==> flow/design.v (excerpt) <==
module reuleaux(input logic clk, input logic rst_n, input logic [2:0] colour,
                input logic [7:0] centre_x, input logic [6:0] centre_y, input logic [7:0] diameter,
                input logic start, output logic done,
                output logic [7:0] vga_x, output logic [6:0] vga_y,
                output logic [2:0] vga_colour, output logic vga_plot);
localparam RESET = 4'b0000;
localparam CIRCLE_1 = 4'b0001;
localparam CIRCLE_2 = 4'b0010;
localparam CIRCLE_3 = 4'b0011;
localparam DONE = 4'b0100;
logic [7:0] corner_x1, corner_y1, corner_x2, corner_y2, corner_x3, corner_y3;
logic circle_1_start, circle_2_start, circle_3_start, circle_1_done, circle_2_done, circle_3_done, circle_1_plot, circle_2_plot, circle_3_plot; 
logic [7:0] circle_1_x, circle_2_x, circle_3_x;
logic [6:0] circle_1_y, circle_2_y, circle_3_y;
logic [3:0] state, next_state;
logic [2:0] circle_1_colour_out, circle_2_colour_out, circle_3_colour_out;
assign vga_colour = colour; 
assign corner_x1 = centre_x + (diameter / 2); 
assign corner_y1 = centre_y + (((diameter * 978122)/564719)/6);
assign corner_x2 = centre_x - (diameter / 2);
assign corner_y2 = centre_y + (((diameter * 978122)/564719)/6);
assign corner_x3 = centre_x;
assign corner_y3 = centre_y - (((diameter * 978122)/564719)/3);
circle circle_1(.clk(clk), .rst_n(rst_n),  .colour(colour),
	.centre_x(corner_x1), .centre_y(corner_y1), .radius(diameter),
	 .start(circle_1_start), .done(circle_1_done), .vga_x(circle_1_x), .vga_y(circle_1_y), 
	.vga_colour(circle_1_colour_out), .vga_plot(circle_1_plot) );
circle circle_2(.clk(clk), .rst_n(rst_n),  .colour(colour),
	.centre_x(corner_x2), .centre_y(corner_y2), .radius(diameter),
	 .start(circle_2_start), .done(circle_2_done), .vga_x(circle_2_x), .vga_y(circle_2_y), 
	.vga_colour(circle_2_colour_out), .vga_plot(circle_2_plot) );
circle circle_3(.clk(clk), .rst_n(rst_n),  .colour(colour),
	.centre_x(corner_x3), .centre_y(corner_y3), .radius(diameter),
  ...
clock: 24.4 ns
lec_check: 0
abc_area: 1
cap_margin: 20
core_margin: 2
core_utilization: 66
cts_cluster_diameter: 341
setup_slack_margin: -0.57
slew_margin: 20
run.sh (not shown) runs the stock make flow with config.mk's settings and CLKGATE_MAP_FILE=.
The baseline completed and failed the layout checks on setup timing.
==> next run, changes <==
Settings changed: ABC_AREA 1 to unset, CTS_CLUSTER_DIAMETER 341 to unset, SETUP_SLACK_MARGIN -0.57 to -0.53.
Outcome:
- The new run ran to the end with violations: setup timing
- worst hold slack improves by 4.2 ps
- wire length climbs by 8.8%
- count of clock-buffer cells in the layout does not change
- worst setup slack degrades by 1700 ps
- clock skew stays flat
==> next run, changes <==
Settings changed: CORE_UTILIZATION 66 to 53, SETUP_SLACK_MARGIN -0.53 to unset.
Clock period 24.4 ns to 17.5 ns, I/O delays scaled along.
Effect: The changed run completed, yet does not pass: setup timing; design area went up by 4.0%; critical path depth went down by 2; clock-buffer cell count went up by 1; wire length went down by 4.3%.
==> next run, changes <==
Settings changed: ABC_AREA set to 1, CORE_UTILIZATION 53 to 72, PLACE_DENSITY_LB_ADDON set to 0.21.
Clock period 17.5 ns to 23.1 ns, I/O delays scaled along.
- Now the flow did not get past 5_1_grt with GRT-0116
- synthesized area increases by a few percent
- synthesized cell count increases by a quarter to a third
- die area fell by a quarter to a third
==> next run, changes <==
Settings changed: ABC_AREA 1 to unset, CORE_UTILIZATION 72 to 40, PLACE_DENSITY_LB_ADDON 0.21 to unset.
Clock period 23.1 ns to 34.0 ns, I/O delays scaled along.
Now the flow ran to the end with no violations. Die area goes up by 73%. Area after synthesis goes down by 3.2%. Synthesized cell count goes down by 21%.
==> next run, changes <==
Settings changed: ABC_AREA set to 1, CAP_MARGIN 20 to 0, CELL_PAD_IN_SITES_GLOBAL_PLACEMENT set to 2, CORE_ASPECT_RATIO set to 1.39, CORE_UTILIZATION 40 to 51, CTS_CLUSTER_DIAMETER set to 158, GPL_ROUTABILITY_DRIVEN set to 0, MIN_ROUTING_LAYER set to met2, PLACE_DENSITY_LB_ADDON set to 0.11.
The new run never finished: it broke off in 3_1_place_gp_skip_io.
Synthesized cell count went up by 27%.
Area after synthesis went up by 3.3%.
Die area went down by 19%.

* * *

Starting RTL as in the previous note.
clock: 4.85 ns
lec_check: 0
abc_area: 1
cap_margin: 5
core_margin: 2
core_utilization: 72
cts_cluster_size: 56
hold_slack_margin: 0.23
place_density_lb_addon: 0.02
setup_slack_margin: -0.34
slew_margin: 20
The first run died in global routing (5_1_grt).
Edit:
--- a/flow/config.mk
+++ b/flow/config.mk
@@ -9,0 +10 @@
+export CORE_ASPECT_RATIO = 1.58
@@ -12,4 +13,3 @@
-export CTS_CLUSTER_SIZE = 56
-export HOLD_SLACK_MARGIN = 0.23
-export PLACE_DENSITY_LB_ADDON = 0.02
-export SETUP_SLACK_MARGIN = -0.34
+export CTS_CLUSTER_DIAMETER = 201
+export PLACE_DENSITY_LB_ADDON = 0.24
+export SETUP_SLACK_MARGIN = -2.0
==> flow/constraint.sdc (replaced) <==
create_clock -name core_clock -period 27.1 [get_ports {clk}]
set_input_delay 5.4200 -clock core_clock [delete_from_list [all_inputs] [get_ports {clk}]]
set_output_delay 5.4200 -clock core_clock [all_outputs]
set_load 0.01 [all_outputs]
With this change the flow finished but failed the layout checks on negative setup slack.
Die area barely changes.
Area after synthesis stays the same.
Synthesized cell count stays the same.
Edit:
--- a/flow/config.mk
+++ b/flow/config.mk
@@ -8,3 +8 @@
-export ABC_AREA = 1
-export CAP_MARGIN = 5
-export CORE_ASPECT_RATIO = 1.58
+export CAP_MARGIN = 20
@@ -13,3 +11,2 @@
-export CTS_CLUSTER_DIAMETER = 201
-export PLACE_DENSITY_LB_ADDON = 0.24
-export SETUP_SLACK_MARGIN = -2.0
+export PLACE_DENSITY_LB_ADDON = 0.0
+export SETUP_SLACK_MARGIN = 1.45
==> flow/constraint.sdc (replaced) <==
create_clock -name core_clock -period 4.85 [get_ports {clk}]
set_input_delay 0.9700 -clock core_clock [delete_from_list [all_inputs] [get_ports {clk}]]
set_output_delay 0.9700 -clock core_clock [all_outputs]
set_load 0.01 [all_outputs]
After rerunning: The changed run did not get past clock tree synthesis (4_1_cts). Synthesized cell count fell by 21%. Area after synthesis fell by 3.2%. Die size fell by about 3.3%.
Edit:
--- a/flow/config.mk
+++ b/flow/config.mk
@@ -7,0 +8 @@
+export ABC_AREA = 1
@@ -8,0 +10 @@
+export CORE_ASPECT_RATIO = 0.51
@@ -11,2 +13 @@
-export PLACE_DENSITY_LB_ADDON = 0.0
-export SETUP_SLACK_MARGIN = 1.45
+export PLACE_DENSITY_LB_ADDON = 0.21
==> flow/constraint.sdc (replaced) <==
create_clock -name core_clock -period 26.6 [get_ports {clk}]
set_input_delay 5.3200 -clock core_clock [delete_from_list [all_inputs] [get_ports {clk}]]
set_output_delay 5.3200 -clock core_clock [all_outputs]
set_load 0.01 [all_outputs]
After rerunning:
- The new run died in global routing (5_1_grt)
- area after synthesis rises by 3.3%
- die size rose by 3.5%
- synthesized cell count rises by about 27%
